File: constraint.sdc
create_clock -name core_clock -period 2.08 [get_ports {clk}]
set_input_delay 0.4160 -clock core_clock [delete_from_list [all_inputs] [get_ports {clk}]]
set_output_delay 0.4160 -clock core_clock [all_outputs]
set_load 0.01 [all_outputs]
File: run.sh
#!/bin/bash
# the make line also repeats each setting of config.mk as NAME=value (left out here)
make -C /OpenROAD-flow-scripts/flow DESIGN_CONFIG=/design/flow/config.mk WORK_HOME=/design/flow/orfs CLKGATE_MAP_FILE= finish
File: design.v
`timescale 1ns / 1ps
module Simple_Dual_BRAM #(
    parameter BRAM_DATA_WIDTH = 96,
    parameter BRAM_DEPTH = 256,
    parameter BRAM_ADDR_WIDTH = $clog2(BRAM_DEPTH)
)
(
    input clk,
    input we_a,
    input en_a,
    input [BRAM_ADDR_WIDTH - 1 : 0] addr_a,
    input [BRAM_DATA_WIDTH - 1 : 0] din_a,
    input en_b,
    input [BRAM_ADDR_WIDTH - 1 : 0] addr_b,
    output [BRAM_DATA_WIDTH - 1 : 0] dout_b
);
reg [BRAM_DATA_WIDTH - 1 : 0] dout_b_r;
assign dout_b = dout_b_r;
(* RAM_STYLE = "BLOCK" *) reg [BRAM_DATA_WIDTH - 1 : 0] ram [BRAM_DEPTH - 1 : 0];
always @(posedge clk) begin
    if (en_a)
        if (we_a)
            ram[addr_a] <= din_a;
    if (en_b)
        dout_b_r <= ram[addr_b];
end
endmodule
`timescale 1ns/1ps
module ddr_axi_read #(
    parameter DATA_WIDTH = 64,
    parameter ADDR_WIDTH = 29,
    parameter BURST_LEN_WIDTH = 8,
    parameter NUM_BURST_WIDTH = 8
)
(
    input ACLK,
    input ARESETN,
    input rd_start,
    input [BURST_LEN_WIDTH - 1 : 0] rd_burst_len, 
    input [ADDR_WIDTH - 1 : 0] rd_start_addr,
    input [NUM_BURST_WIDTH - 1 : 0] rd_num_burst,  
    output rd_ready,  
    output [DATA_WIDTH - 1 : 0] rd_fifo_data,
    output rd_fifo_we,
    output rd_done,  
    output [3 : 0] m_axi_arid,
    output [ADDR_WIDTH - 1 : 0] m_axi_araddr,
    output [BURST_LEN_WIDTH - 1 : 0] m_axi_arlen,
    output [2 : 0] m_axi_arsize,
    output [1 : 0] m_axi_arburst,
    output [0 : 0] m_axi_arlock,
    output [3 : 0] m_axi_arcache,
    output [2 : 0] m_axi_arprot,
    output [3 : 0] m_axi_arqos,
    output m_axi_arvalid,
    input m_axi_arready,
    output m_axi_rready,
    input m_axi_rlast,
    input m_axi_rvalid,
    input [1 : 0] m_axi_rresp,
    input [3 : 0] m_axi_rid,
    input [DATA_WIDTH - 1 : 0] m_axi_rdata
);
    localparam S_RD_IDLE = 3'd0;
    localparam S_RA_START = 3'd1;
    localparam S_RA_WAIT = 3'd2;
    localparam S_RD_PROC = 3'd3;
    localparam S_RD_DONE = 3'd4;
    reg [2 : 0] rd_state;
    reg [2 : 0] rd_state_d1;
    always @(posedge ACLK) begin
        rd_state_d1 <= rd_state;
    end
    reg [ADDR_WIDTH - 1 : 0] m_axi_araddr_reg;
    reg [BURST_LEN_WIDTH - 1 : 0] m_axi_arlen_reg;
    reg m_axi_arvalid_reg;
    assign m_axi_arid = 4'b1111;
    assign m_axi_arsize = 3'b011;  
    assign m_axi_arburst = 2'b01;  
    assign m_axi_arlock = 1'b0;  
    assign m_axi_arcache = 4'b0011;  
    assign m_axi_arprot = 3'b000;  
    assign m_axi_arqos = 4'b0000;  
    assign m_axi_rready = 1'b1;
    reg [NUM_BURST_WIDTH - 1 : 0] num_burst_counter;  
    reg [NUM_BURST_WIDTH - 1 : 0] num_burst_rd_counter;  
    always @(posedge ACLK or negedge ARESETN) begin
        if (~ARESETN) begin
            num_burst_counter <= 0;
        end else if (rd_state == S_RD_IDLE & rd_start) begin
            num_burst_counter <= rd_num_burst - 1;
        end else if (rd_state == S_RA_WAIT & (m_axi_arvalid & m_axi_arready)) begin
            num_burst_counter <= num_burst_counter - 1;
        end
    end
    always @(posedge ACLK or negedge ARESETN) begin
        if (~ARESETN) begin
            num_burst_rd_counter <= 0;
        end else if (rd_state == S_RD_IDLE & rd_start) begin
            num_burst_rd_counter <= rd_num_burst;
        end else if (rd_state != S_RD_IDLE & (m_axi_rlast & m_axi_rvalid & m_axi_rready)) begin
            num_burst_rd_counter <= num_burst_rd_counter - 1;
        end
    end
    always @(posedge ACLK or negedge ARESETN) begin
        if (!ARESETN) begin
            rd_state <= S_RD_IDLE;
            m_axi_araddr_reg <= 0;
            m_axi_arlen_reg <= 0;
            m_axi_arvalid_reg <= 0;
        end else begin
            case (rd_state)
                S_RD_IDLE: begin
                    if (rd_start) begin
                        rd_state <= S_RA_START;
                        m_axi_araddr_reg <= rd_start_addr;
                        m_axi_arlen_reg <= rd_burst_len - 1;
                    end
                end
                S_RA_START: begin
                    rd_state <= S_RA_WAIT;
                    m_axi_arvalid_reg <= 1;
                end
                S_RA_WAIT: begin
                    if (m_axi_arvalid & m_axi_arready) begin
                        if (num_burst_counter == 0) begin
                            rd_state <= S_RD_PROC;
                            m_axi_arvalid_reg <= 0;
                        end else if (num_burst_counter > 0) begin
                            rd_state <= S_RA_START;
                            m_axi_arvalid_reg <= 0;
                            m_axi_araddr_reg <= m_axi_araddr_reg + ((m_axi_arlen_reg + 1) << m_axi_arsize);
                        end
                    end
                end
                S_RD_PROC: begin
                    if (num_burst_rd_counter == 0) begin
                        rd_state <= S_RD_DONE;
                    end
                end
                S_RD_DONE: begin
                    rd_state <= S_RD_IDLE;
                end
            endcase
        end
    end
    assign rd_ready = (rd_state == S_RD_IDLE);
    assign m_axi_arvalid = m_axi_arvalid_reg;
    assign m_axi_araddr = m_axi_araddr_reg;
    assign m_axi_arlen = m_axi_arlen_reg;
    assign rd_done = (rd_state == S_RD_DONE);
    assign rd_fifo_we = m_axi_rvalid & m_axi_rready;
    assign rd_fifo_data = m_axi_rdata;
endmodule
`timescale 1ns / 1ps
module pp_buffer_wrapper #(
    parameter BRAM0_DEPTH = 32,
    parameter BRAM0_DW = 64,
    parameter BRAM1_DEPTH = 32,
    parameter BRAM1_DW = 64,
    parameter BURST_LEN_WIDTH = 8,
    parameter NUM_BURST_WIDTH = 8,
    parameter DDR_ADDR_WIDTH = 29,
    parameter DDR_DW = 64,
    parameter BRAM0_ADDR_WIDTH = $clog2(BRAM0_DEPTH),
    parameter BRAM1_ADDR_WIDTH = $clog2(BRAM1_DEPTH)
)
(
    input clk,
    input rst_n,
    input rd_start,
    input [BURST_LEN_WIDTH - 1 : 0] rd_burst_len,
    input [NUM_BURST_WIDTH - 1 : 0] rd_num_burst,
    input [DDR_ADDR_WIDTH - 1 : 0] rd_start_addr,    
    output rd_ready,
    output rd_done,
    input [BRAM0_ADDR_WIDTH - 1 : 0] rd_start_bram_addr,
    input bram0_r_en,
    input bram1_r_en,
    output [BRAM0_DW - 1 : 0] bram0_rdata,
    output [BRAM1_DW - 1 : 0] bram1_rdata,
    input [BRAM0_ADDR_WIDTH - 1 : 0] bram0_r_addr,
    input [BRAM1_ADDR_WIDTH - 1 : 0] bram1_r_addr,
    output [3: 0] m_axi_arid,
    output [DDR_ADDR_WIDTH - 1 : 0] m_axi_araddr,
    output [BURST_LEN_WIDTH - 1 : 0] m_axi_arlen,
    output [2 : 0] m_axi_arsize,
    output [1 : 0] m_axi_arburst,
    output         m_axi_arlock,
    output [3 : 0] m_axi_arcache,
    output [2 : 0] m_axi_arprot,
    output [3 : 0] m_axi_arqos,
    output         m_axi_arvalid,
    input          m_axi_arready,
    output m_axi_rready,
    input m_axi_rlast,
    input m_axi_rvalid,
    input [1 : 0] m_axi_rresp,
    input [3 : 0] m_axi_rid,
    input [DDR_DW - 1 : 0] m_axi_rdata
);
reg [1 : 0] d2b_active_bram;  
reg [BRAM0_ADDR_WIDTH - 1 : 0] d2b_bram_addr;
wire [BRAM0_ADDR_WIDTH - 1 : 0] bram0_w_addr;
wire [BRAM1_ADDR_WIDTH - 1 : 0] bram1_w_addr;
wire [BRAM0_DW - 1 : 0] bram0_wdata;
wire [BRAM1_DW - 1 : 0] bram1_wdata;
wire [BRAM0_DW - 1 : 0] rd_fifo_data;
wire rd_fifo_we;
wire bram0_w_en, bram1_w_en;
wire bram0_we, bram1_we;
always @(posedge clk or negedge rst_n) begin
    if (~rst_n) begin
        d2b_active_bram <= 2'b01;  
    end else if (rd_done) begin
        d2b_active_bram <= ~d2b_active_bram;  
    end
end
always @(posedge clk or negedge rst_n) begin
    if (~rst_n) begin
        d2b_bram_addr <= 0;
    end else if (rd_start & rd_ready) begin
        d2b_bram_addr <= rd_start_bram_addr;
    end else if (rd_fifo_we) begin
        d2b_bram_addr <= d2b_bram_addr + 1;
    end
end
assign bram0_w_en = 1;
assign bram1_w_en = 1;
assign bram0_wdata = (d2b_active_bram[0])? rd_fifo_data : 0;
assign bram1_wdata = (d2b_active_bram[1])? rd_fifo_data : 0;
assign bram0_we = (d2b_active_bram[0])? rd_fifo_we : 0;
assign bram1_we = (d2b_active_bram[1])? rd_fifo_we : 0;
assign bram0_w_addr = (d2b_active_bram[0])? d2b_bram_addr : 0;
assign bram1_w_addr = (d2b_active_bram[1])? d2b_bram_addr : 0;
ddr_axi_read #(
    .DATA_WIDTH(DDR_DW), 
    .ADDR_WIDTH(DDR_ADDR_WIDTH), 
    .BURST_LEN_WIDTH(BURST_LEN_WIDTH), 
    .NUM_BURST_WIDTH(NUM_BURST_WIDTH) 
)
inst_ddr_axi_read
(
    .ACLK(clk), 
    .ARESETN(rst_n), 
    .rd_start(rd_start), 
    .rd_burst_len(rd_burst_len), 
    .rd_start_addr(rd_start_addr), 
    .rd_num_burst(rd_num_burst), 
    .rd_ready(rd_ready), 
    .rd_fifo_data(rd_fifo_data), 
    .rd_fifo_we(rd_fifo_we), 
    .rd_done(rd_done), 
    .m_axi_arid(m_axi_arid), 
    .m_axi_araddr(m_axi_araddr), 
    .m_axi_arlen(m_axi_arlen), 
    .m_axi_arsize(m_axi_arsize), 
    .m_axi_arburst(m_axi_arburst), 
    .m_axi_arlock(m_axi_arlock), 
    .m_axi_arcache(m_axi_arcache), 
    .m_axi_arprot(m_axi_arprot), 
    .m_axi_arqos(m_axi_arqos), 
    .m_axi_arvalid(m_axi_arvalid), 
    .m_axi_arready(m_axi_arready), 
    .m_axi_rready(m_axi_rready), 
    .m_axi_rlast(m_axi_rlast), 
    .m_axi_rvalid(m_axi_rvalid), 
    .m_axi_rresp(m_axi_rresp), 
    .m_axi_rid(m_axi_rid), 
    .m_axi_rdata(m_axi_rdata) 
);
Simple_Dual_BRAM #(
    .BRAM_DATA_WIDTH(BRAM0_DW),
    .BRAM_DEPTH(BRAM0_DEPTH),
    .BRAM_ADDR_WIDTH(BRAM0_ADDR_WIDTH)
)
inst0_Simple_Dual_BRAM
(
    .clk(clk),
    .we_a(bram0_we),
    .en_a(bram0_w_en),
    .addr_a(bram0_w_addr),
    .din_a(bram0_wdata),
    .en_b(bram0_r_en),
    .addr_b(bram0_r_addr),
    .dout_b(bram0_rdata)
);
Simple_Dual_BRAM #(
    .BRAM_DATA_WIDTH(BRAM1_DW),
    .BRAM_DEPTH(BRAM1_DEPTH),
    .BRAM_ADDR_WIDTH(BRAM1_ADDR_WIDTH)
)
inst1_Simple_Dual_BRAM
(
    .clk(clk),
    .we_a(bram1_we),
    .en_a(bram1_w_en),
    .addr_a(bram1_w_addr),
    .din_a(bram1_wdata),
    .en_b(bram1_r_en),
    .addr_b(bram1_r_addr),
    .dout_b(bram1_rdata)
);
endmodule
File: config.mk
export PLATFORM = sky130hd
export DESIGN_NAME = pp_buffer_wrapper
export DESIGN_NICKNAME = pp_buffer_wrapper
export VERILOG_FILES = /design/flow/design.v
export SDC_FILE = /design/flow/constraint.sdc
export NUM_CORES = 4
export LEC_CHECK = 0
export ABC_AREA = 1
export CAP_MARGIN = 20
export CORE_MARGIN = 2
export CORE_UTILIZATION = 68
export PLACE_DENSITY = 0.6
export SLEW_MARGIN = 20
export TNS_END_PERCENT = 10
==> results.txt, run 1 <==
DRC -> 0
XORs/XNORs by Area -> 0.113%
Filler Cell Count -> 13,300
Chip footprint -> 0.254 mm2
Cell count after synthesis -> 13,200
Top-area cell share -> 74.7%
Post-route clock skew -> 0.0697 ns
RSZ-0062 raised after global routing -> true
MaxCap Viol Count -> 0
Mapped Area -> 0.170 mm2
Pwr per Cell Area -> 877 mW/mm2
CP required -> 2.99 ns
Max Freq -> 0.405 GHz
Hold_ws -> 0.0422 ns
Antenna violations before repair -> 25
Post-synth EDFFs -> 4,224
Post-synth ARST share -> 1.49%
First-pass DRT Iterations -> 9
CP peak stage delay -> 0.38 ns
Worst setup path end -> inst_ddr_axi_read.m_axi_araddr_reg[26]
Gr ovfl total -> 0
Reg power frac -> 52.4%
Slew headroom -> 54.8%
Top cells by area -> edfxtp_1, o21ai_0, nor2_1
HP Start -> rd_start_bram_addr[2]
Worst Hold End -> d2b_bram_addr[2]
Worst Setup End Kind -> register
Synth-to-layout area growth -> 20.3%
Remaining antenna violation count -> 0
Die Span Y -> 504 um
Clock period minus worst slack -> 2.47 ns
Clock Path Buffers -> 4
Commonest cells post-synth -> edfxtp_1, nor2_1, o21ai_0
Cell Chain, Critical Path -> ha_2, nand3_4, nor3b_4, xnor2_1, inv_1, ha_4, nand2_4, inv_1, nand2_1, nand3_1, buf_4, nand2_1, nand2_1, nand2_1, nand3_1, nand2_1, nand2_1
Post-DR vias/cell -> 6.58
Power Clock -> 75.5 mW
Buffers on Ports -> 299
Sequential Power -> 94.0 mW
Simple share -> 10.8%
WP depth -> 17
HP Class -> primary input to register
Final WL -> 504,000 um
Total power -> 179 mW
Sw frac -> 21.5%
Lkg Pwr -> 62.9 nW
WHS Path Cells -> 3
Worst Setup Slack, final -> -0.389 ns
Crit path max-delay cell type -> dfrtp_1
DR iter-0 viols -> 17,600
Synth top cell by count -> edfxtp_1
Top Consumer -> registers
P_int -> 141 mW
Inserted Clock Buffers -> 421
Tool warning count -> 39
Layout Nets -> 14,600
Pins Over Slew Limit -> 0
Synth logic family -> simple AND/OR/NAND/NOR gates
Setup violators final -> 91
CP Max Fanout -> 4
Area fraction in mux cells -> 0%
Mapped Avg Cell Area -> 12.8 um2
Pin count of the biggest net entering global routing -> 74
Number of global-route vias before repair -> 117,000
DIE WIDTH -> 504 um
P_comb -> 9.78 mW
Clock Sink Count -> 4,288
R2r endpoint -> inst_ddr_axi_read.m_axi_araddr_reg[26]
CP bufs+invs -> 3
Period utilization -> 119%
Row cnt -> 183
Clock transition at path regs -> 0.06 ns
SO Viols -> negative setup slack
WL/cell -> 27.8 um
Top cell by count, worst path -> nand2_1
Top_reg_cell synth -> edfxtp_1
Post-Synth AOI/OAI Area -> 10.2%
Overall routing resource usage -> 39.4%
YS warnings -> 3
Final hold violations -> 0
Dpl hpwl -> 312,000 um
H-tree levels -> 5
Reg2Reg Setup Slack -> -0.39 ns
Reg2reg start -> inst_ddr_axi_read.m_axi_arlen_reg[1]
Critical path class -> register to register
Worst path top cell family by delay -> simple AND/OR/NAND/NOR gates
Chip Area, Yosys -> 0.170 mm2
Arrival time at the worst endpoint -> 3.38 ns
Initial Utilization -> 68.4%
I/O pin count -> 328
Dominant cell type by area after synthesis -> edfxtp_1
Worst setup SP type -> register
RD Place Congestion -> 0.916
Max rail drop VDD -> 1140 uV
FA/HA/MAJ Cells, Area Fraction -> 0.122%
Yosys Instances -> 13,200
#FFs+latches synth -> 4,288
Clk latency of the worst-skew pair -> 1.02 ns
First-pass GRT wire length -> 744,000 um
Via count -> 119,000
Power share of the clock group -> 42.1%
Psw -> 38.5 mW
Outcome -> finished with violations
Sequential area share after synthesis -> 75.6%
Root buf cell -> clkbuf_16
Slew @ Worst Pin -> 0.678 ns
Total core area -> 0.248 mm2
TritonCTS clock tree -> done
Unique cell types -> 47
Worst R2R Path Depth -> 17
Comb pwr share -> 5.5%
Setup crit start -> inst_ddr_axi_read.m_axi_arlen_reg[1]
## area by class of cell
class | count | area, um2 | area share [%]
flip-flops and latches | 4288 | 128000 | 62.9
clock buffers | 506 | 10900 | 5.34
well taps | 3330 | 4170 | 2.04
clock inverters | 243 | 2590 | 1.27
diodes | 11 | 27.5 | 0.0135
repair buffers | 1673 | 20000 | 9.79
inverters | 242 | 1020 | 0.500
multi-input cells | 7806 | 37200 | 18.2
## repair_timing
item | in CTS | in global routing
hold buffers | 13 | 0
resized | 671 | 81
setup endpoints to repair | 451 | 1521
pin swaps | 22 | 28
setup buffers | 37 | 8
gates cloned | 0 | 0
hold endpoints to repair | 168 | 0
## per-layer routing
layer,up-vias,global-route usage [%],wire length (um)
met3,1470,7.54,60800
li1,51000,-,-
met1,58000,52.8,175000
met4,12,20.6,29500
met5,-,0,84
met2,8751,62.3,238000
## per-stage QoR
stage          utilization, %  worst slack, ns  setup TNS (ns)  cell area [um2]  instances
2_1_floorplan               -           -0.536        -2009.97           170000      13300
3_3_place_gp             76.5           -0.594        -1283.48           190000      17300
3_5_place_dp             76.5           -0.546        -1344.32           190000      17300
4_1_cts                  82.1           -0.329           -7.32           204000      18100
5_1_grt                  82.3           -0.545          -12.23           204000      18100
6_report                 82.3           -0.389           -7.92           204000      18100
==> inputs of run 2 (changes only) <==
Settings changed: ABC_AREA 1 to not set, CELL_PAD_IN_SITES_DETAIL_PLACEMENT set to 2, CORE_MARGIN 2 to 10, CORE_UTILIZATION 68 to 27, CTS_CLUSTER_DIAMETER set to 330, MAX_ROUTING_LAYER set to met4, SLEW_MARGIN 20 to 10, TNS_END_PERCENT 10 to not set.
Clock period 2.08 ns to 2.46 ns, I/O delays scaled along.
==> results.txt, run 2 <==
HP Start -> rd_start_addr[2]
Via count -> 87,900
Pwr per Cell Area -> 922 mW/mm2
Comb pwr share -> 15.7%
Total power -> 190 mW
#FFs+latches synth -> 4,288
Setup crit start -> inst_ddr_axi_read.m_axi_arlen_reg[1]
WP depth -> 13
Simple share -> 1.34%
Arrival time at the worst endpoint -> 4.05 ns
Setup violators final -> 21
SO Viols -> negative setup slack
RSZ-0062 raised after global routing -> true
DIE WIDTH -> 800 um
Post-synth ARST share -> 1.49%
Filler Cell Count -> 58,900
Sw frac -> 27.7%
R2r endpoint -> inst_ddr_axi_read.m_axi_araddr_reg[14]
Max rail drop VDD -> 614 uV
Slew @ Worst Pin -> 1.11 ns
Lkg Pwr -> 66.7 nW
Pins Over Slew Limit -> 0
Max Freq -> 0.313 GHz
Number of global-route vias before repair -> 95,400
Remaining antenna violation count -> 0
RD Place Congestion -> 0.817
CP Max Fanout -> 5
Clock Path Buffers -> 4
Worst path top cell family by delay -> AND-OR/OR-AND gates
First-pass DRT Iterations -> 6
Final WL -> 609,000 um
Layout Nets -> 8,791
Synth logic family -> multiplexers
Post-DR vias/cell -> 5.13
Top cell by count, worst path -> buf_4
DR iter-0 viols -> 10,800
DRC -> 0
Top-area cell share -> 77.2%
Worst setup path end -> inst_ddr_axi_read.m_axi_araddr_reg[14]
Dominant cell type by area after synthesis -> edfxtp_1
Top Consumer -> registers
Clock transition at path regs -> 0.07 ns
Worst R2R Path Depth -> 13
FA/HA/MAJ Cells, Area Fraction -> 0.126%
Chip Area, Yosys -> 0.164 mm2
Post-route setup TNS -> -7.65 ns
TritonCTS clock tree -> done
Mapped Avg Cell Area -> 23.1 um2
CP peak stage delay -> 0.42 ns
Sequential area share after synthesis -> 78.2%
Worst Hold End -> inst_ddr_axi_read.m_axi_araddr_reg[2]
WL/cell -> 35.6 um
Row cnt -> 286
Cell Chain, Critical Path -> ha_4, buf_4, xor2_1, ha_2, o211ai_1, o21bai_4, buf_4, o21ai_4, a21boi_4, buf_4, buf_4, a22oi_1, o21ai_1
Mapped Area -> 0.164 mm2
Logic area -> 0.0352 mm2
YS warnings -> 3
Clock Sink Count -> 4,288
Reg power frac -> 48.2%
Period utilization -> 130%
Crit path max-delay cell type -> dfrtp_1
Worst Setup End Kind -> register
CP bufs+invs -> 4
Antenna violations before repair -> 78
Post-Synth AOI/OAI Area -> 1.88%
Dpl hpwl -> 378,000 um
Overall routing resource usage -> 18.9%
First-pass GRT wire length -> 832,000 um
Die Span Y -> 800 um
MaxCap Viol Count -> 0
Reg2Reg Setup Slack -> -0.74 ns
Reg2reg start -> inst_ddr_axi_read.m_axi_arlen_reg[1]
Slew headroom -> 25.7%
Synth top cell by count -> edfxtp_1
Area fraction in mux cells -> 17.2%
Tool warning count -> 37
Total core area -> 0.607 mm2
Unique cell types -> 63
CP required -> 3.32 ns
Pin count of the biggest net entering global routing -> 65
WHS Path Cells -> 3
Critical path class -> register to register
Top cells by area -> edfxtp_1, mux4_2, mux2i_1
Inserted Clock Buffers -> 445
Worst setup SP type -> register
Buffers on Ports -> 299
Power Clock -> 68.6 mW
Root buf cell -> clkbuf_16
Sequential Power -> 91.5 mW
Cell count after synthesis -> 7,116
Initial Utilization -> 27.1%
Yosys Instances -> 7,116
P_int -> 137 mW
Psw -> 52.5 mW
Synth-to-layout area growth -> 25.4%
HP Class -> primary input to register
P_comb -> 29.8 mW
Chip footprint -> 0.640 mm2
Clock period minus worst slack -> 3.20 ns
Worst Setup Slack, final -> -0.738 ns
Clk latency of the worst-skew pair -> 1.05 ns
Power share of the clock group -> 36.1%
Post-synth EDFFs -> 4,224
Commonest cells post-synth -> edfxtp_1, mux4_2, mux2i_1
H-tree levels -> 5
Post-route clock skew -> 0.0677 ns
Top_reg_cell synth -> edfxtp_1
Register Area -> 0.128 mm2
Gr ovfl total -> 0
I/O pin count -> 328
XORs/XNORs by Area -> 0.165%
Final hold violations -> 0
Outcome -> finished with violations
==> run 2: final cells by class <==
| type | count | area share, % |
|---|---|---|
| clock buffers | 549 | 5.63 |
| inverters | 14 | 0.0292 |
| flip-flops and latches | 4288 | 62.4 |
| well taps | 8064 | 4.90 |
| diodes | 50 | 0.0608 |
| clock inverters | 271 | 1.26 |
| multi-input cells | 2428 | 17.1 |
| repair buffers | 1460 | 8.67 |
==> run 2: through the flow <==
stage / setup slack [ns] / hold WS [ns] / util (%) / area (um2) / std cells
CTS: -0.349 / 0.00629 / 33.8 / 205000 / 17000
global route: -0.864 / 0.0489 / 34.0 / 206000 / 17100
global placement: -0.628 / 0.470 / 31.4 / 190000 / 16200
finish: -0.738 / 0.0805 / 34.0 / 206000 / 17100
detailed placement: -0.744 / 0.485 / 31.4 / 190000 / 16200
floorplan: -0.469 / 0.196 / - / 165000 / 7136
==> run 2: layer usage <==
layer / routed length, um / GRT usage, %
met4: 28600 / 7.41
met5: 0 / -
met3: 40200 / 2.51
met1: 225000 / 22.3
met2: 315000 / 32.6
==> run 2: what timing repair did <==
action                                  CTS  global route
hold buffers                              9             0
buffers inserted                         30            19
cloned                                    1             0
pin swaps                                29            32
endpoints found under the setup margin  601           250
hold endpoints to repair                 87             0
gates resized                           344            53
==> inputs of run 3 (changes only) <==
Settings changed: CELL_PAD_IN_SITES_DETAIL_PLACEMENT 2 to not set, CORE_MARGIN 10 to 2, CORE_UTILIZATION 27 to 72, CTS_CLUSTER_DIAMETER 330 to not set, MAX_ROUTING_LAYER met4 to not set, PLACE_DENSITY 0.6 to not set, SETUP_SLACK_MARGIN set to -0.18, SLEW_MARGIN 10 to 20.
Clock period 2.46 ns to 1.93 ns, I/O delays scaled along.
==> results.txt, run 3 <==
Number of global-route vias before repair -> 94,900
RSZ-0062 raised after global routing -> true
Outcome -> finished with violations
Pin count of the biggest net entering global routing -> 54
Commonest cells post-synth -> edfxtp_1, mux4_2, mux2i_1
Comb pwr share -> 16.2%
Total core area -> 0.227 mm2
Synth-to-layout area growth -> 21.5%
Clk latency of the worst-skew pair -> 1.06 ns
TritonCTS clock tree -> done
Hold_ws -> 0.0495 ns
Initial Utilization -> 72.4%
Worst setup SP type -> register
Reg2Reg Setup Slack -> -0.74 ns
Slew headroom -> 43.1%
Top cells by area -> edfxtp_1, mux4_2, mux2i_1
WP depth -> 13
Chip footprint -> 0.232 mm2
CP required -> 2.81 ns
Setup violators final -> 2,869
Die Span Y -> 482 um
Area after DPL -> 0.186 mm2
Top Consumer -> registers
WL/cell -> 44.0 um
Overall routing resource usage -> 46.6%
Crit path max-delay cell type -> dfrtp_1
Top-area cell share -> 77.2%
RD Place Congestion -> 0.858
Mapped Avg Cell Area -> 23.1 um2
I/O pin count -> 328
Area fraction in mux cells -> 17.2%
Remaining antenna violation count -> 0
Critical path class -> register to register
Max Freq -> 0.374 GHz
YS warnings -> 3
Setup crit start -> inst_ddr_axi_read.m_axi_arlen_reg[0]
Root buf cell -> clkbuf_16
Clock Sink Count -> 4,288
DIE WIDTH -> 482 um
Synth top cell by count -> edfxtp_1
Reg2reg start -> inst_ddr_axi_read.m_axi_arlen_reg[0]
CP Max Fanout -> 4
FA/HA/MAJ Cells, Area Fraction -> 0.126%
CP peak stage delay -> 0.42 ns
Post-route clock skew -> 0.0927 ns
Layout Nets -> 8,859
Simple share -> 1.34%
P_int -> 175 mW
Post-synth EDFFs -> 4,224
Post-route setup TNS -> -159.33 ns
Post-DR vias/cell -> 7.67
Worst Hold End -> inst_ddr_axi_read.m_axi_araddr_reg[5]
Clock period minus worst slack -> 2.67 ns
Lkg Pwr -> 66.9 nW
Met2 Use GR -> 73.3%
Buffers on Ports -> 299
Row cnt -> 175
Final WL -> 531,000 um
Worst path top cell family by delay -> simple AND/OR/NAND/NOR gates
Top cell by count, worst path -> buf_6
Clock transition at path regs -> 0.07 ns
DR iter-0 viols -> 17,000
Cell Chain, Critical Path -> buf_6, and4_4, nand4_1, xnor2_1, ha_1, o211ai_1, nor2_1, buf_4, o21ai_4, a21boi_4, buf_6, nand3_2, and3_4
Post-layout instance area -> 0.200 mm2
Post-synth ARST share -> 1.49%
Sequential area share after synthesis -> 78.2%
H-tree levels -> 5
Dpl hpwl -> 280,000 um
Post-Synth AOI/OAI Area -> 1.88%
Final hold violations -> 0
Grt met3 use -> 12.0%
#FFs+latches synth -> 4,288
WHS Path Cells -> 3
Worst setup path end -> inst_ddr_axi_read.m_axi_araddr_reg[22]
First-pass DRT Iterations -> 8
DRC -> 0
Sw frac -> 26.3%
Pins Over Slew Limit -> 0
Filler Cell Count -> 7,436
HP Class -> primary input to register
Yosys Instances -> 7,116
Cell count after synthesis -> 7,116
Chip Area, Yosys -> 0.164 mm2
Met1 usage in global routing -> 58.6%
Most Crowded Layer GR -> met2
Worst R2R Path Depth -> 13
P_comb -> 38.3 mW
Unique cell types -> 63
Psw -> 62.3 mW
Power Clock -> 82.7 mW
Reg power frac -> 49.0%
Clock Path Buffers -> 4
Dominant cell type by area after synthesis -> edfxtp_1
Gr ovfl total -> 0
Top_reg_cell synth -> edfxtp_1
R2r endpoint -> inst_ddr_axi_read.m_axi_araddr_reg[22]
Pwr per Cell Area -> 1190 mW/mm2
CP bufs+invs -> 3
Slew @ Worst Pin -> 0.854 ns
First-pass GRT wire length -> 736,000 um
Max rail drop VDD -> 1420 uV
Tool warning count -> 41
Power share of the clock group -> 34.9%
Worst Setup End Kind -> register
XORs/XNORs by Area -> 0.165%
DP Worst Slack -> -0.733 ns
Inserted Clock Buffers -> 415
Arrival time at the worst endpoint -> 3.55 ns
Via count -> 92,600
SO Viols -> negative setup slack
Synth logic family -> multiplexers
Period utilization -> 139%
Sequential Power -> 116 mW
Mapped Area -> 0.164 mm2
Antenna violations before repair -> 44
HP Start -> rd_start_addr[5]
Worst Setup Slack, final -> -0.744 ns
MaxCap Viol Count -> 0
## run 3: area by class of cell
class / instances / area [um2] / area share (%)
Multi-Input combinational cell: 2428 / 35100 / 17.6
Tap cell: 3009 / 3760 / 1.89
Sequential cell: 4288 / 128000 / 64.4
Antenna cell: 35 / 87.6 / 0.0439
Inverter: 14 / 57.6 / 0.0288
Clock inverter: 233 / 2280 / 1.14
Timing Repair Buffer: 1558 / 18900 / 9.49
Clock buffer: 505 / 10900 / 5.46
## run 3: timing repair
action	in CTS	in global routing
gates cloned	1	0
gates resized	547	110
pin swaps	31	33
endpoints found under the hold margin	184	0
hold buffers	12	0
endpoints found under the setup margin	830	731
buffers inserted	36	13
## run 3: per-layer routing
metal	wire, um	vias to the layer above
met1	155000	46400
met3	76900	2416
met5	120	-
met4	43100	18
li1	-	33500
met2	256000	10200
## run 3: stage by stage
step	total power, mW	util [%]	cells
floorplan	132	-	7136
global placement	150	81.8	11200
detailed placement	152	81.8	11200
CTS	234	87.7	12000
global route	241	87.9	12000
finish	237	87.9	12100
==> inputs of run 4 (changes only) <==
Settings changed: ABC_AREA set to 1, CELL_PAD_IN_SITES_GLOBAL_PLACEMENT set to 0, CORE_ASPECT_RATIO set to 1.5, CORE_UTILIZATION 72 to 25, GPL_ROUTABILITY_DRIVEN set to 0, PLACE_DENSITY_LB_ADDON set to 0.0, SETUP_SLACK_MARGIN -0.18 to not set, SLEW_MARGIN 20 to 5, TNS_END_PERCENT set to 35.
Clock period 1.93 ns to 4.01 ns, I/O delays scaled along.
==> results.txt, run 4 <==
Outcome -> timing/DRC/antenna clean
Simple share -> 10.8%
Via count -> 110,000
Yosys Instances -> 13,200
First-pass DRT Iterations -> 6
CP bufs+invs -> 2
Reg2Reg Setup Slack -> 0.94 ns
Layout Nets -> 14,000
Inst Count DP -> 22,300
TritonCTS clock tree -> done
Pins Over Slew Limit -> 0
Worst Hold End -> inst0_Simple_Dual_BRAM.dout_b_r[39]
Slew headroom -> 28.3%
Arrival time at the worst endpoint -> 2.50 ns
Remaining antenna violation count -> 0
Area after DPL -> 0.189 mm2
Final WL -> 687,000 um
Post-route clock skew -> 0.0320 ns
R2r endpoint -> inst_ddr_axi_read.m_axi_araddr_reg[12]
Post-synth EDFFs -> 4,224
Cell count after synthesis -> 13,200
CP Max Fanout -> 4
Post-Synth AOI/OAI Area -> 10.2%
HP Start -> bram0_r_en
Tool warning count -> 53
P_int -> 74.9 mW
Buffers on Ports -> 299
Mapped Area -> 0.170 mm2
Lkg Pwr -> 59.3 nW
P_comb -> 5.03 mW
Setup violators final -> 0
Synth top cell by count -> edfxtp_1
Critical path class -> register to output pin
Die Span Y -> 1010 um
Worst setup path end -> rd_done
Sw frac -> 23.2%
Sequential area share after synthesis -> 75.6%
Mapped Avg Cell Area -> 12.8 um2
XORs/XNORs by Area -> 0.113%
Worst setup SP type -> register
Synth logic family -> simple AND/OR/NAND/NOR gates
Reg2reg start -> inst_ddr_axi_read.m_axi_arlen_reg[0]
DRC -> 0
Final hold violations -> 0
Inserted Clock Buffers -> 471
#FFs+latches synth -> 4,288
Clock Path Buffers -> 4
Dpl hpwl -> 409,000 um
Post-synth ARST share -> 1.49%
Chip footprint -> 0.686 mm2
Power Clock -> 43.7 mW
HP Class -> primary input to register
FA/HA/MAJ Cells, Area Fraction -> 0.122%
Pwr per Cell Area -> 478 mW/mm2
DIE WIDTH -> 677 um
Antenna violations before repair -> 65
Dominant cell type by area after synthesis -> edfxtp_1
H-tree levels -> 5
I/O pin count -> 328
YS warnings -> 3
Top cells by area -> edfxtp_1, o21ai_0, nor2_1
Pin count of the biggest net entering global routing -> 140
Overall routing resource usage -> 19.5%
MaxCap Viol Count -> 0
WL/cell -> 29.6 um
Final non-filler cell total -> 23,200
Clk latency of the worst-skew pair -> 0.99 ns
Reg power frac -> 50.1%
Max rail drop VDD -> 343 uV
Psw -> 22.6 mW
Initial Utilization -> 25.1%
Top_reg_cell synth -> edfxtp_1
Clock transition at path regs -> 0.06 ns
Wire length on met1 -> 294,000 um
WL met3 -> 21,600 um
Top sig layer -> met4
Comb pwr share -> 5.2%
Worst R2R Path Depth -> 14
WHS Path Cells -> 1
Top-area cell share -> 74.7%
Synth-to-layout area growth -> 20.2%
Period utilization -> 82.3%
Total core area -> 0.677 mm2
Number of global-route vias before repair -> 112,000
Worst path top cell family by delay -> buffers and inverters
Area fraction in mux cells -> 0%
Crit path max-delay cell type -> clkdlybuf4s50_1
Post-DR vias/cell -> 4.76
Power share of the clock group -> 44.8%
First-pass GRT wire length -> 944,000 um
Slew @ Worst Pin -> 1.08 ns
Top Consumer -> registers
Metal2 WL -> 359,000 um
Post-layout instance area -> 0.204 mm2
Cell Chain, Critical Path -> nor2_1, nand2_1, inv_1, clkdlybuf4s50_1
Setup crit start -> inst_ddr_axi_read.rd_state[0]
Commonest cells post-synth -> edfxtp_1, nor2_1, o21ai_0
DR iter-0 viols -> 7,767
Worst Setup End Kind -> output pin
Chip Area, Yosys -> 0.170 mm2
Gr ovfl total -> 0
Sequential Power -> 48.8 mW
Max Freq -> 0.303 GHz
Root buf cell -> clkbuf_16
Row cnt -> 370
CP peak stage delay -> 0.64 ns
Clock Sink Count -> 4,288
CP required -> 3.21 ns
RSZ-0062 raised after global routing -> false
Clock period minus worst slack -> 3.30 ns
Unique cell types -> 47
WP depth -> 4
run 4: area by class of cell:
type	count	area [um2]
sequential	4288	128000
multi-input combinational	7806	36600
timing repair buffer	1027	11800
fill	68200	473000
inverter	242	1020
antenna	14	35.0
tap	8928	11200
clock buffer	560	12300
clock inverter	321	2800
run 4: per-stage QoR:
stage / hold slack [ns] / power [mW] / setup TNS [ns] / worst slack (ns) / utilization [%]
floorplan: 0.472 / 52.2 / -1336.76 / -0.341 / -
global placement: 0.476 / 55.0 / 0 / 0.360 / 27.9
detailed placement: 0.470 / 55.0 / 0 / 0.375 / 27.9
CTS: 0.171 / 99.2 / 0 / 0.544 / 30.1
global route: 0.208 / 101 / 0 / 0.590 / 30.2
finish: 0.232 / 97.5 / 0 / 0.711 / 30.2
run 4: timing repair:
item | CTS | global route
setup buffers | 0 | 0
hold buffers | 1 | 0
endpoints found under the setup margin | 0 | 0
hold endpoints to repair | 30 | 0
resized | 0 | 0
run 4: routing by layer:
metal | vias to the layer above | track usage [%]
met5 | - | 0
met4 | 0 | 3.56
li1 | 49800 | -
met2 | 2128 | 36.0
met1 | 57800 | 24.8
met3 | 631 | 1.71
==> inputs of run 5 (changes only) <==
Settings changed: CELL_PAD_IN_SITES_GLOBAL_PLACEMENT 0 to not set, CORE_ASPECT_RATIO 1.5 to not set, CORE_UTILIZATION 25 to 72, CTS_CLUSTER_DIAMETER set to 381, CTS_CLUSTER_SIZE set to 14, GPL_ROUTABILITY_DRIVEN 0 to not set, HOLD_SLACK_MARGIN set to 0.29, PLACE_DENSITY_LB_ADDON 0.0 to 0.07, SETUP_SLACK_MARGIN set to 0.15, SLEW_MARGIN 5 to 20, TNS_END_PERCENT 35 to 75.
Clock period 4.01 ns to 1.88 ns, I/O delays scaled along.
==> results.txt, run 5 <==
Worst Setup End Kind -> register
Layout Nets -> 14,900
XORs/XNORs by Area -> 0.113%
Mapped Avg Cell Area -> 12.8 um2
Setup crit start -> inst_ddr_axi_read.m_axi_arlen_reg[1]
HP Start -> m_axi_rdata[22]
HP Class -> primary input to register
Reg2Reg Setup Slack -> -0.55 ns
RSZ-0062 raised after global routing -> true
Total power -> 182 mW
Die Span Y -> 490 um
Row cnt -> 178
Slew headroom -> 31.2%
Synth-to-layout area growth -> 21.3%
Top_reg_cell synth -> edfxtp_1
CP Max Fanout -> 4
Setup violators final -> 3,313
Root buf cell -> clkbuf_16
DR iter-0 viols -> 23,800
Final WL -> 559,000 um
YS warnings -> 3
Sw frac -> 22.1%
Synth top cell by count -> edfxtp_1
Critical path class -> register to register
Overall routing resource usage -> 43.0%
Final Core Density -> 87.7%
#FFs+latches synth -> 4,288
Via count -> 127,000
Max Freq -> 0.412 GHz
Outcome -> finished with violations
Area fraction in mux cells -> 0%
Comb pwr share -> 6.3%
WL/cell -> 31.2 um
Reg power frac -> 57.0%
Pwr per Cell Area -> 886 mW/mm2
Post-Synth AOI/OAI Area -> 10.2%
Pin count of the biggest net entering global routing -> 74
Worst Setup Slack, final -> -0.546 ns
Yosys Instances -> 13,200
Register Area -> 0.128 mm2
Slew @ Worst Pin -> 1.03 ns
Buffers on Ports -> 299
Post-route setup TNS -> -641.72 ns
Cell count after synthesis -> 13,200
DIE WIDTH -> 490 um
Filler Cell Count -> 9,497
Mapped Area -> 0.170 mm2
Clock Sink Count -> 4,288
Post-route clock skew -> 0.0572 ns
First-pass DRT Iterations -> 10
FA/HA/MAJ Cells, Area Fraction -> 0.122%
WHS Path Cells -> 4
Crit path max-delay cell type -> dfrtp_1
Total core area -> 0.235 mm2
Top Consumer -> registers
Sequential Power -> 104 mW
Worst path top cell family by delay -> AND-OR/OR-AND gates
RD Place Congestion -> 0.949
Sequential area share after synthesis -> 75.6%
Dominant cell type by area after synthesis -> edfxtp_1
Post-layout instance area -> 0.206 mm2
Tool warning count -> 40
Top cells by area -> edfxtp_1, o21ai_0, nor2_1
Remaining antenna violation count -> 0
Top cell by count, worst path -> a21oi_4
Clk latency of the worst-skew pair -> 1.01 ns
DRC -> 0
Period utilization -> 129%
CP bufs+invs -> 4
Number of global-route vias before repair -> 122,000
Reg2reg start -> inst_ddr_axi_read.m_axi_arlen_reg[1]
Final non-filler cell total -> 17,900
Pins Over Slew Limit -> 0
CP required -> 2.74 ns
Power share of the clock group -> 36.6%
Power Clock -> 66.8 mW
Simple share -> 10.8%
Unique cell types -> 47
Gr ovfl total -> 0
CP peak stage delay -> 0.39 ns
Post-synth ARST share -> 1.49%
Cell Chain, Critical Path -> ha_2, nand3_4, nor3b_2, buf_4, xnor2_2, inv_2, ha_4, a21oi_4, buf_6, nand2_2, a21oi_4, nand3_1, a21o_1, o21ai_1, inv_1
Worst setup SP type -> register
Commonest cells post-synth -> edfxtp_1, nor2_1, o21ai_0
Initial Utilization -> 72.3%
Post-DR vias/cell -> 7.07
H-tree levels -> 5
Chip Area, Yosys -> 0.170 mm2
Arrival time at the worst endpoint -> 3.29 ns
Top-area cell share -> 74.7%
Clock period minus worst slack -> 2.43 ns
Worst Hold End -> inst0_Simple_Dual_BRAM.ram[31][22]
Area after DPL -> 0.190 mm2
Synth logic family -> simple AND/OR/NAND/NOR gates
Lkg Pwr -> 63.7 nW
Clock Path Buffers -> 4
P_comb -> 11.6 mW
Antenna violations before repair -> 29
I/O pin count -> 328
Inst Count DP -> 17,100
First-pass GRT wire length -> 759,000 um
Inserted Clock Buffers -> 356
MaxCap Viol Count -> 0
Max rail drop VDD -> 1160 uV
Chip footprint -> 0.240 mm2
Dpl hpwl -> 310,000 um
Post-synth EDFFs -> 4,224
WP depth -> 15
Psw -> 40.3 mW
TritonCTS clock tree -> done
P_int -> 142 mW
Final hold violations -> 0
Logic area -> 0.0374 mm2
Worst setup path end -> inst_ddr_axi_read.m_axi_araddr_reg[14]
SO Viols -> negative setup slack
Clock transition at path regs -> 0.08 ns
R2r endpoint -> inst_ddr_axi_read.m_axi_araddr_reg[14]
Worst R2R Path Depth -> 15
-- run 5: metrics by stage --
stage | worst slack (ns) | hold WS [ns]
2_1_floorplan | -0.736 | 0.0804
3_3_place_gp | -0.872 | 0.331
3_5_place_dp | -0.827 | 0.346
4_1_cts | -0.494 | 0.271
5_1_grt | -0.710 | 0.331
6_report | -0.546 | 0.331
-- run 5: area by class of cell --
class / instances / share of cell area (%)
sequential: 4288 / 62.3
multi-input combinational: 7806 / 18.1
inverter: 242 / 0.503
clock buffer: 409 / 4.51
tap: 3150 / 1.91
timing repair buffer: 2014 / 12.5
antenna: 14 / 0.0170
clock inverter: 6 / 0.0340
-- run 5: layer usage --
layer,share of wire [%],track usage [%]
met2,46,67.9
met3,15,10.1
met4,9.0,26.9
met1,30,54.6
met5,0.021,0
-- run 5: repair_timing --
item / in CTS / in global routing
gates resized: 951 / 225
setup endpoints to repair: 4431 / 6204
pin swaps: 43 / 76
hold buffers: 82 / 0
cloned: 23 / 95
setup buffers: 96 / 72
hold endpoints to repair: 720 / 0
==> inputs of run 6 (changes only) <==
Settings changed: CELL_PAD_IN_SITES_GLOBAL_PLACEMENT set to 1, CORE_ASPECT_RATIO set to 0.67, CORE_UTILIZATION 72 to 20, CTS_CLUSTER_DIAMETER 381 to not set, CTS_CLUSTER_SIZE 14 to not set, HOLD_SLACK_MARGIN 0.29 to not set, PLACE_DENSITY_LB_ADDON 0.07 to not set, SETUP_SLACK_MARGIN 0.15 to not set, TNS_END_PERCENT 75 to not set.
Clock period 1.88 ns to 4.0 ns, I/O delays scaled along.
==> results.txt, run 6 <==
Outcome -> timing/DRC/antenna clean
Sequential area share after synthesis -> 75.6%
Area fraction in mux cells -> 0%
Max Freq -> 0.292 GHz
Worst setup SP type -> register
Setup violators final -> 0
Cell count after synthesis -> 13,200
Clock Sink Count -> 4,288
I/O pin count -> 328
RSZ-0062 raised after global routing -> false
Total core area -> 0.848 mm2
Worst path top cell family by delay -> buffers and inverters
Chip footprint -> 0.857 mm2
Post-Synth AOI/OAI Area -> 10.2%
Dominant cell type by area after synthesis -> edfxtp_1
Psw -> 21.5 mW
Clk latency of the worst-skew pair -> 1.10 ns
Remaining antenna violation count -> 0
P_int -> 72.2 mW
Worst setup path end -> m_axi_arlen[1]
Pin count of the biggest net entering global routing -> 149
Number of global-route vias before repair -> 104,000
Die Span Y -> 758 um
Post-CTS sizing -> 0
Cell Chain, Critical Path -> clkdlybuf4s50_1
Reg2reg start -> inst_ddr_axi_read.m_axi_arlen_reg[0]
XORs/XNORs by Area -> 0.113%
Top-area cell share -> 74.7%
WP depth -> 1
Mapped Area -> 0.170 mm2
TritonCTS clock tree -> done
Worst Setup End Kind -> output pin
Worst R2R Path Depth -> 14
Critical path class -> register to output pin
Mapped Avg Cell Area -> 12.8 um2
CP peak stage delay -> 1.17 ns
#FFs+latches synth -> 4,288
Unique cell types -> 47
Synth logic family -> simple AND/OR/NAND/NOR gates
Post-route clock skew -> 0.188 ns
Sequential Power -> 48.9 mW
Slew headroom -> 31.3%
Area after DPL -> 0.190 mm2
CP required -> 3.20 ns
Sw frac -> 23.0%
DR iter-0 viols -> 12,500
Max rail drop VDD -> 426 uV
Filler Cell Count -> 89,100
WL/cell -> 23.2 um
Post-synth ARST share -> 1.49%
Yosys Instances -> 13,200
Reg power frac -> 52.2%
Commonest cells post-synth -> edfxtp_1, nor2_1, o21ai_0
First-pass GRT wire length -> 823,000 um
Lkg Pwr -> 57.1 nW
Inst Count DP -> 24,500
P_comb -> 4.87 mW
Inserted Clock Buffers -> 440
WHS Path Cells -> 1
DIE WIDTH -> 1130 um
H-tree levels -> 5
Final WL -> 587,000 um
YS warnings -> 3
Post-layout instance area -> 0.203 mm2
Synth top cell by count -> edfxtp_1
Register Area -> 0.128 mm2
Simple share -> 10.8%
Crit path max-delay cell type -> clkdlybuf4s50_1
Setup crit start -> inst_ddr_axi_read.m_axi_arlen_reg[1]
Slew @ Worst Pin -> 1.03 ns
Initial Utilization -> 20.0%
Clock period minus worst slack -> 3.43 ns
HP Class -> primary input to register
Reg2Reg Setup Slack -> 0.88 ns
Clock transition at path regs -> 0.06 ns
RD Place Congestion -> 0.766
Post-DR vias/cell -> 4.39
Buffers on Ports -> 299
MaxCap Viol Count -> 0
Arrival time at the worst endpoint -> 2.63 ns
Overall routing resource usage -> 13.2%
Final hold violations -> 0
Dpl hpwl -> 327,000 um
DRC -> 0
Layout Nets -> 13,700
Tool warning count -> 43
First-pass DRT Iterations -> 6
Final non-filler cell total -> 25,300
Worst Hold End -> inst0_Simple_Dual_BRAM.dout_b_r[54]
CP Max Fanout -> 4
Top cells by area -> edfxtp_1, o21ai_0, nor2_1
Top Consumer -> registers
Post-CTS Setup Bufs -> 0
FA/HA/MAJ Cells, Area Fraction -> 0.122%
Row cnt -> 277
Cts hold-fix bufs -> 2
Chip Area, Yosys -> 0.170 mm2
Period utilization -> 85.7%
Via count -> 111,000
Root buf cell -> clkbuf_16
Antenna violations before repair -> 37
Post-synth EDFFs -> 4,224
R2r endpoint -> inst_ddr_axi_read.m_axi_araddr_reg[20]
Pwr per Cell Area -> 462 mW/mm2
Synth-to-layout area growth -> 19.5%
Top_reg_cell synth -> edfxtp_1
Gr ovfl total -> 0
Comb pwr share -> 5.2%
Pins Over Slew Limit -> 0
Clock Path Buffers -> 5
Power Clock -> 40.0 mW
CP bufs+invs -> 1
Power share of the clock group -> 42.6%
HP Start -> bram0_r_en
Logic area -> 0.0366 mm2
-- run 6: metrics by stage --
step / setup WS (ns) / util (%) / power (mW) / TNS (ns) / hold slack (ns)
after detailed placement: 0.475 / 22.4 / 54.8 / 0 / 0.473
after global routing: 0.210 / 23.9 / 96.7 / 0 / 0.195
final: 0.570 / 23.9 / 93.8 / 0 / 0.228
after CTS: 0.243 / 23.9 / 94.8 / 0 / 0.163
after floorplan: -0.351 / - / 52.4 / -1370.30 / 0.472
after global placement: 0.506 / 22.4 / 54.8 / 0 / 0.466
-- run 6: layout make-up --
cell class / instances / share of cell area [%]
clock buffer: 542 / 5.62
clock inverter: 231 / 0.991
multi-input combinational: 7806 / 18.0
antenna: 30 / 0.0370
sequential: 4288 / 63.3
tap: 11300 / 6.96
timing repair buffer: 817 / 4.57
inverter: 242 / 0.499
-- run 6: layer usage --
layer	part of all wire, %	global-route usage [%]
met4	2.5	3.34
met2	44	20.1
met3	6.3	1.84
met5	0.0046	0
met1	47	19.6
==> inputs of run 7 (changes only) <==
Settings changed: ABC_AREA 1 to not set, CELL_PAD_IN_SITES_GLOBAL_PLACEMENT 1 to not set, CORE_ASPECT_RATIO 0.67 to not set, CORE_UTILIZATION 20 to 40, PLACE_DENSITY set to 0.6.
Clock period 4.0 ns to 3.36 ns, I/O delays scaled along.
==> results.txt, run 7 <==
DIE WIDTH -> 645 um
Outcome -> timing/DRC/antenna clean
P_comb -> 16.2 mW
RSZ-0062 raised after global routing -> false
Clock Sink Count -> 4,288
Worst Setup End Kind -> output pin
Antenna violations before repair -> 63
Slew headroom -> 22.9%
Post-route setup TNS -> 0 ns
Row cnt -> 235
Hold_ws -> 0.242 ns
Max rail drop VDD -> 562 uV
Worst Hold End -> inst0_Simple_Dual_BRAM.dout_b_r[2]
Reg power frac -> 50.9%
Comb pwr share -> 12.4%
Setup violators final -> 0
Worst setup SP type -> register
Reg2reg start -> inst_ddr_axi_read.m_axi_arlen_reg[1]
Commonest cells post-synth -> edfxtp_1, mux4_2, mux2i_1
Sequential Power -> 66.5 mW
WP depth -> 3
Synth logic family -> multiplexers
Dominant cell type by area after synthesis -> edfxtp_1
Buffers on Ports -> 299
Total core area -> 0.409 mm2
HP Class -> primary input to register
R2r endpoint -> inst_ddr_axi_read.m_axi_araddr_reg[26]
Post-DR vias/cell -> 5.72
Clk latency of the worst-skew pair -> 1.01 ns
CP required -> 2.69 ns
Inserted Clock Buffers -> 430
Worst path top cell family by delay -> buffers and inverters
Final WL -> 434,000 um
Number of global-route vias before repair -> 81,000
Post-synth EDFFs -> 4,224
Critical path class -> register to output pin
Post-layout instance area -> 0.194 mm2
Post-CTS Setup Bufs -> 0
Initial Utilization -> 40.1%
Sw frac -> 24.8%
Layout Nets -> 8,143
Clock period minus worst slack -> 3.20 ns
Gr ovfl total -> 0
Worst R2R Path Depth -> 10
Mapped Area -> 0.164 mm2
XORs/XNORs by Area -> 0.165%
First-pass GRT wire length -> 613,000 um
TritonCTS clock tree -> done
Sequential area share after synthesis -> 78.2%
DP Worst Slack -> 0.261 ns
Final hold violations -> 0
Worst setup path end -> rd_done
Lkg Pwr -> 62.2 nW
Setup crit start -> inst_ddr_axi_read.rd_state[1]
Slew @ Worst Pin -> 1.15 ns
Overall routing resource usage -> 20.6%
CP bufs+invs -> 2
Post-synth ARST share -> 1.49%
CP peak stage delay -> 0.58 ns
RD Place Congestion -> 0.809
#FFs+latches synth -> 4,288
Top_reg_cell synth -> edfxtp_1
CP Max Fanout -> 11
YS warnings -> 3
Yosys Instances -> 7,116
Via count -> 79,100
Pwr per Cell Area -> 674 mW/mm2
HP Start -> bram0_r_en
Cell Chain, Critical Path -> inv_1, and3_2, clkdlybuf4s50_1
DRC -> 0
Synth top cell by count -> edfxtp_1
Clock Path Buffers -> 4
Dpl hpwl -> 250,000 um
Clock transition at path regs -> 0.06 ns
Inst Count DP -> 13,000
Mapped Avg Cell Area -> 23.1 um2
Unique cell types -> 63
Top cells by area -> edfxtp_1, mux4_2, mux2i_1
Simple share -> 1.34%
Root buf cell -> clkbuf_16
Worst Setup Slack, final -> 0.155 ns
Top Consumer -> registers
I/O pin count -> 328
Period utilization -> 95.4%
Area after DPL -> 0.180 mm2
Pins Over Slew Limit -> 0
Post-route clock skew -> 0.0943 ns
Arrival time at the worst endpoint -> 2.53 ns
First-pass DRT Iterations -> 5
FA/HA/MAJ Cells, Area Fraction -> 0.126%
DR iter-0 viols -> 9,380
Cell count after synthesis -> 7,116
Die Span Y -> 645 um
Max Freq -> 0.312 GHz
MaxCap Viol Count -> 0
Power share of the clock group -> 36.7%
Power Clock -> 48.0 mW
P_int -> 98.3 mW
Area fraction in mux cells -> 17.2%
Chip footprint -> 0.416 mm2
WL/cell -> 31.4 um
Chip Area, Yosys -> 0.164 mm2
Top-area cell share -> 77.2%
Psw -> 32.4 mW
Synth-to-layout area growth -> 18.1%
Reg2Reg Setup Slack -> 0.25 ns
Crit path max-delay cell type -> clkdlybuf4s50_1
WHS Path Cells -> 2
Tool warning count -> 35
H-tree levels -> 5
Final non-filler cell total -> 13,800
Remaining antenna violation count -> 0
Pin count of the biggest net entering global routing -> 76
Post-Synth AOI/OAI Area -> 1.88%
-- run 7: cell type report --
cell class,count,area [um2]
clock inverters,272,2910
well taps,5451,6820
diodes,15,37.5
inverters,14,52.6
multi-input cells,2428,34700
repair buffers,827,9860
clock buffers,523,11200
fillers,33200,215000
flip-flops and latches,4288,128000
-- run 7: per-layer routing --
metal  global-route usage (%)  wire [um]
met3                     3.03      33200
met1                     28.7     174000
met4                     4.22       8470
met2                     34.7     218000
met5                        0         23
-- run 7: metrics by stage --
step           total power, mW  util (%)
2_1_floorplan             75.7         -
3_3_place_gp              83.3      43.9
3_5_place_dp              84.0      43.9
4_1_cts                    132      47.4
5_1_grt                    135      47.4
6_report                   131      47.4
-- run 7: what timing repair did --
action	in CTS	in global routing
resized	1	0
setup endpoints to repair	1	0
hold buffers	1	0
endpoints found under the hold margin	28	0
==> inputs of run 8 (changes only) <==
Settings changed: CORE_UTILIZATION 40 to 69, CTS_CLUSTER_SIZE set to 38, PLACE_DENSITY 0.6 to not set, SETUP_SLACK_MARGIN set to 0.59.
Clock period 3.36 ns to 3.45 ns, I/O delays scaled along.
==> results.txt, run 8 <==
Yosys Instances -> 7,116
Clock transition at path regs -> 0.06 ns
Sequential area share after synthesis -> 78.2%
Arrival time at the worst endpoint -> 2.11 ns
Total power -> 125 mW
Synth-to-layout area growth -> 15.6%
Filler Cell Count -> 11,400
Post-DR vias/cell -> 7.08
XORs/XNORs by Area -> 0.165%
Layout Nets -> 8,142
YS warnings -> 3
Worst path top cell family by delay -> buffers and inverters
Post-synth EDFFs -> 4,224
FA/HA/MAJ Cells, Area Fraction -> 0.126%
Clk latency of the worst-skew pair -> 1.02 ns
Tool warning count -> 39
Remaining antenna violation count -> 0
Number of global-route vias before repair -> 82,400
Worst Hold End -> inst1_Simple_Dual_BRAM.dout_b_r[53]
Slew headroom -> 26.8%
R2r endpoint -> inst0_Simple_Dual_BRAM.ram[4][17]
DIE WIDTH -> 492 um
Mapped Avg Cell Area -> 23.1 um2
P_int -> 94.8 mW
Max Freq -> 0.357 GHz
Clock Path Buffers -> 4
Period utilization -> 81.3%
Initial Utilization -> 69.2%
DRC -> 0
Worst Setup End Kind -> output pin
Chip footprint -> 0.242 mm2
Max rail drop VDD -> 677 uV
Slew @ Worst Pin -> 1.10 ns
Worst Setup Slack, final -> 0.646 ns
Synth top cell by count -> edfxtp_1
Gr ovfl total -> 0
RD Place Congestion -> 0.838
Sequential Power -> 64.8 mW
Via count -> 81,400
Synth logic family -> multiplexers
Clock Sink Count -> 4,288
First-pass DRT Iterations -> 6
DR iter-0 viols -> 10,800
P_comb -> 15.5 mW
First-pass GRT wire length -> 594,000 um
TritonCTS clock tree -> done
Mapped Area -> 0.164 mm2
Setup crit start -> inst1_Simple_Dual_BRAM.dout_b_r[5]
Clock period minus worst slack -> 2.80 ns
Worst setup path end -> bram1_rdata[5]
#FFs+latches synth -> 4,288
Worst R2R Path Depth -> 4
Antenna violations before repair -> 31
Post-route clock skew -> 0.0788 ns
Crit path max-delay cell type -> clkdlybuf4s50_1
Dominant cell type by area after synthesis -> edfxtp_1
Row cnt -> 179
Dpl hpwl -> 229,000 um
WHS Path Cells -> 1
Chip Area, Yosys -> 0.164 mm2
HP Start -> bram1_r_en
CP required -> 2.76 ns
Critical path class -> register to output pin
Sw frac -> 24.3%
Worst setup SP type -> register
Outcome -> timing/DRC/antenna clean
CP Max Fanout -> 1
Top cells by area -> edfxtp_1, mux4_2, mux2i_1
Reg power frac -> 51.8%
HP Class -> primary input to register
Psw -> 30.4 mW
Simple share -> 1.34%
Final Core Density -> 80.0%
Final hold violations -> 0
Buffers on Ports -> 299
Pin count of the biggest net entering global routing -> 65
Post-synth ARST share -> 1.49%
Inserted Clock Buffers -> 423
Die Span Y -> 492 um
DP Worst Slack -> 0.370 ns
Area fraction in mux cells -> 17.2%
Reg2reg start -> d2b_bram_addr[2]
Power share of the clock group -> 35.8%
Top-area cell share -> 77.2%
Cell Chain, Critical Path -> clkdlybuf4s50_1
CP bufs+invs -> 1
Top_reg_cell synth -> edfxtp_1
MaxCap Viol Count -> 0
Logic area -> 0.0347 mm2
RSZ-0062 raised after global routing -> true
Setup violators final -> 0
Total core area -> 0.237 mm2
Overall routing resource usage -> 34.9%
CP peak stage delay -> 0.61 ns
Top Consumer -> registers
Root buf cell -> clkbuf_16
Pins Over Slew Limit -> 0
WP depth -> 1
Post-Synth AOI/OAI Area -> 1.88%
Pwr per Cell Area -> 659 mW/mm2
Commonest cells post-synth -> edfxtp_1, mux4_2, mux2i_1
H-tree levels -> 5
Unique cell types -> 63
Comb pwr share -> 12.4%
Power Clock -> 44.8 mW
Post-route setup TNS -> 0 ns
I/O pin count -> 328
Reg2Reg Setup Slack -> 0.72 ns
Final WL -> 416,000 um
WL/cell -> 36.2 um
Register Area -> 0.128 mm2
Lkg Pwr -> 61.8 nW
Cell count after synthesis -> 7,116
run 8: layer usage:
metal  wire length (um)  vias to the layer above  part of all wire, %  GRT usage, %
li1                   -                    32100                    -             -
met1             150000                    43300                   36          50.4
met2             206000                     5201                   50          55.8
met3              46400                      779                   11          6.43
met4              13700                        6                  3.3          10.8
met5                 47                        -                0.011             0
run 8: layout make-up:
type | count | share of cell area, %
flip-flops and latches | 4288 | 67.6
multi-input cells | 2428 | 18.3
clock buffers | 498 | 5.80
repair buffers | 833 | 4.96
well taps | 3167 | 2.09
clock inverters | 247 | 1.22
inverters | 14 | 0.0277
diodes | 16 | 0.0211
run 8: stage by stage:
| stage | cells | hold slack [ns] | area (um2) |
|---|---|---|---|
| detailed placement | 10700 | 0.465 | 177000 |
| global placement | 10700 | 0.468 | 177000 |
| CTS | 11500 | 0.188 | 190000 |
| finish | 11500 | 0.231 | 190000 |
| global route | 11500 | 0.184 | 190000 |
| floorplan | 7136 | 0.394 | 165000 |
run 8: what timing repair did:
| action | CTS | global route |
|---|---|---|
| endpoints found under the setup margin | 12 | 16 |
| setup buffers | 0 | 1 |
| hold endpoints to repair | 33 | 0 |
| gates resized | 13 | 12 |
| pin swaps | 0 | 1 |
| hold buffers | 1 | 0 |
==> inputs of run 9 (changes only) <==
Settings changed: CORE_UTILIZATION 69 to 72, CTS_CLUSTER_SIZE 38 to not set, PLACE_DENSITY set to 0.66, SETUP_SLACK_MARGIN 0.59 to not set.
Clock period 3.45 ns to 2.52 ns, I/O delays scaled along.
==> results.txt, run 9 <==
Outcome -> finished with violations
SO Viols -> negative setup slack
DR iter-0 viols -> 13,800
Layout Nets -> 8,600
Post-DR vias/cell -> 7.43
Worst R2R Path Depth -> 13
Worst Hold End -> inst_ddr_axi_read.m_axi_araddr_reg[1]
P_int -> 132 mW
Dominant cell type by area after synthesis -> edfxtp_1
Max Freq -> 0.378 GHz
Psw -> 45.0 mW
RD Place Congestion -> 0.879
R2r endpoint -> inst_ddr_axi_read.m_axi_araddr_reg[27]
CP peak stage delay -> 0.41 ns
Total power -> 177 mW
Area fraction in mux cells -> 17.2%
WL/cell -> 40.6 um
Reg2Reg Setup Slack -> -0.13 ns
Setup crit start -> inst_ddr_axi_read.m_axi_arlen_reg[1]
Root buf cell -> clkbuf_16
P_comb -> 26.2 mW
Arrival time at the worst endpoint -> 3.48 ns
Antenna violations before repair -> 43
Post-synth EDFFs -> 4,224
Clock period minus worst slack -> 2.65 ns
Post-Synth AOI/OAI Area -> 1.88%
Synth logic family -> multiplexers
Chip footprint -> 0.232 mm2
Hold_ws -> 0.0752 ns
Reg power frac -> 50.3%
CP required -> 3.36 ns
Pwr per Cell Area -> 896 mW/mm2
Post-layout instance area -> 0.197 mm2
WHS Path Cells -> 3
RSZ-0062 raised after global routing -> true
Row cnt -> 175
First-pass DRT Iterations -> 6
XORs/XNORs by Area -> 0.165%
Synth top cell by count -> edfxtp_1
Reg2reg start -> inst_ddr_axi_read.m_axi_arlen_reg[1]
Via count -> 87,600
HP Start -> rd_start_addr[1]
Post-route clock skew -> 0.0781 ns
Post-synth ARST share -> 1.49%
Yosys Instances -> 7,116
Comb pwr share -> 14.8%
Inserted Clock Buffers -> 414
Worst Setup Slack, final -> -0.126 ns
Max rail drop VDD -> 1190 uV
FA/HA/MAJ Cells, Area Fraction -> 0.126%
Period utilization -> 105%
Worst path top cell family by delay -> AND-OR/OR-AND gates
Clk latency of the worst-skew pair -> 1.02 ns
Critical path class -> register to register
Worst Setup End Kind -> register
Dpl hpwl -> 262,000 um
#FFs+latches synth -> 4,288
Top cell by count, worst path -> buf_6
Buffers on Ports -> 299
Final WL -> 479,000 um
Mapped Avg Cell Area -> 23.1 um2
Commonest cells post-synth -> edfxtp_1, mux4_2, mux2i_1
Remaining antenna violation count -> 0
YS warnings -> 3
DP Worst Slack -> -0.176 ns
CP bufs+invs -> 4
Die Span Y -> 482 um
Slew @ Worst Pin -> 1.13 ns
Pins Over Slew Limit -> 0
Final hold violations -> 0
Initial Utilization -> 72.4%
Number of global-route vias before repair -> 90,900
Area after DPL -> 0.184 mm2
I/O pin count -> 328
Top_reg_cell synth -> edfxtp_1
Cell count after synthesis -> 7,116
Sw frac -> 25.5%
Lkg Pwr -> 65.2 nW
Tool warning count -> 41
Overall routing resource usage -> 42.1%
Top Consumer -> registers
MaxCap Viol Count -> 0
CP Max Fanout -> 6
Worst setup SP type -> register
Total core area -> 0.227 mm2
Top-area cell share -> 77.2%
Clock Sink Count -> 4,288
Unique cell types -> 63
Cell Chain, Critical Path -> buf_6, and4_4, nand4_1, xnor2_1, ha_1, buf_6, a21o_1, a21o_1, a21oi_2, buf_6, buf_6, nand4b_1, o211ai_1
Clock transition at path regs -> 0.07 ns
Power Clock -> 61.5 mW
Power share of the clock group -> 34.8%
DIE WIDTH -> 482 um
DRC -> 0
Synth-to-layout area growth -> 20.0%
Pin count of the biggest net entering global routing -> 53
Mapped Area -> 0.164 mm2
TritonCTS clock tree -> done
Crit path max-delay cell type -> dfrtp_1
Clock Path Buffers -> 4
WP depth -> 13
HP Class -> primary input to register
Slew headroom -> 24.8%
Worst setup path end -> inst_ddr_axi_read.m_axi_araddr_reg[27]
Top cells by area -> edfxtp_1, mux4_2, mux2i_1
Chip Area, Yosys -> 0.164 mm2
Simple share -> 1.34%
H-tree levels -> 5
Sequential area share after synthesis -> 78.2%
Setup violators final -> 13
Gr ovfl total -> 0
First-pass GRT wire length -> 673,000 um
Sequential Power -> 88.9 mW
-- run 9: metrics by stage --
step	TNS, ns	std cells	util (%)
2_1_floorplan	-993.59	7136	-
3_3_place_gp	-4.74	11000	80.8
3_5_place_dp	-9.90	11000	80.8
4_1_cts	-0.0405	11800	86.7
5_1_grt	-2.66	11800	86.8
6_report	-0.720	11800	86.8
-- run 9: cell type report --
class                      instances  area (um2)
clock buffer                     501       10900
multi-input combinational       2428       34900
tap                             3009        3760
inverter                          14        52.6
fill                            7987       30000
clock inverter                   232        2070
timing repair buffer            1300       16900
antenna                           21        52.6
sequential                      4288      128000
-- run 9: routing by layer --
metal,global-route usage (%),wire length (um)
met5,0,136
met4,21.8,30200
met3,10.1,61700
met2,67.9,238000
met1,54.4,149000
-- run 9: timing repair --
action                                  CTS  global route
gates resized                            76            36
pin swaps                                15            30
endpoints found under the setup margin   51            24
hold buffers                              3             0
hold endpoints to repair                 54             0
setup buffers                            23             5
cloned                                    0             0
Power is estimated from default activity; no workload was simulated.
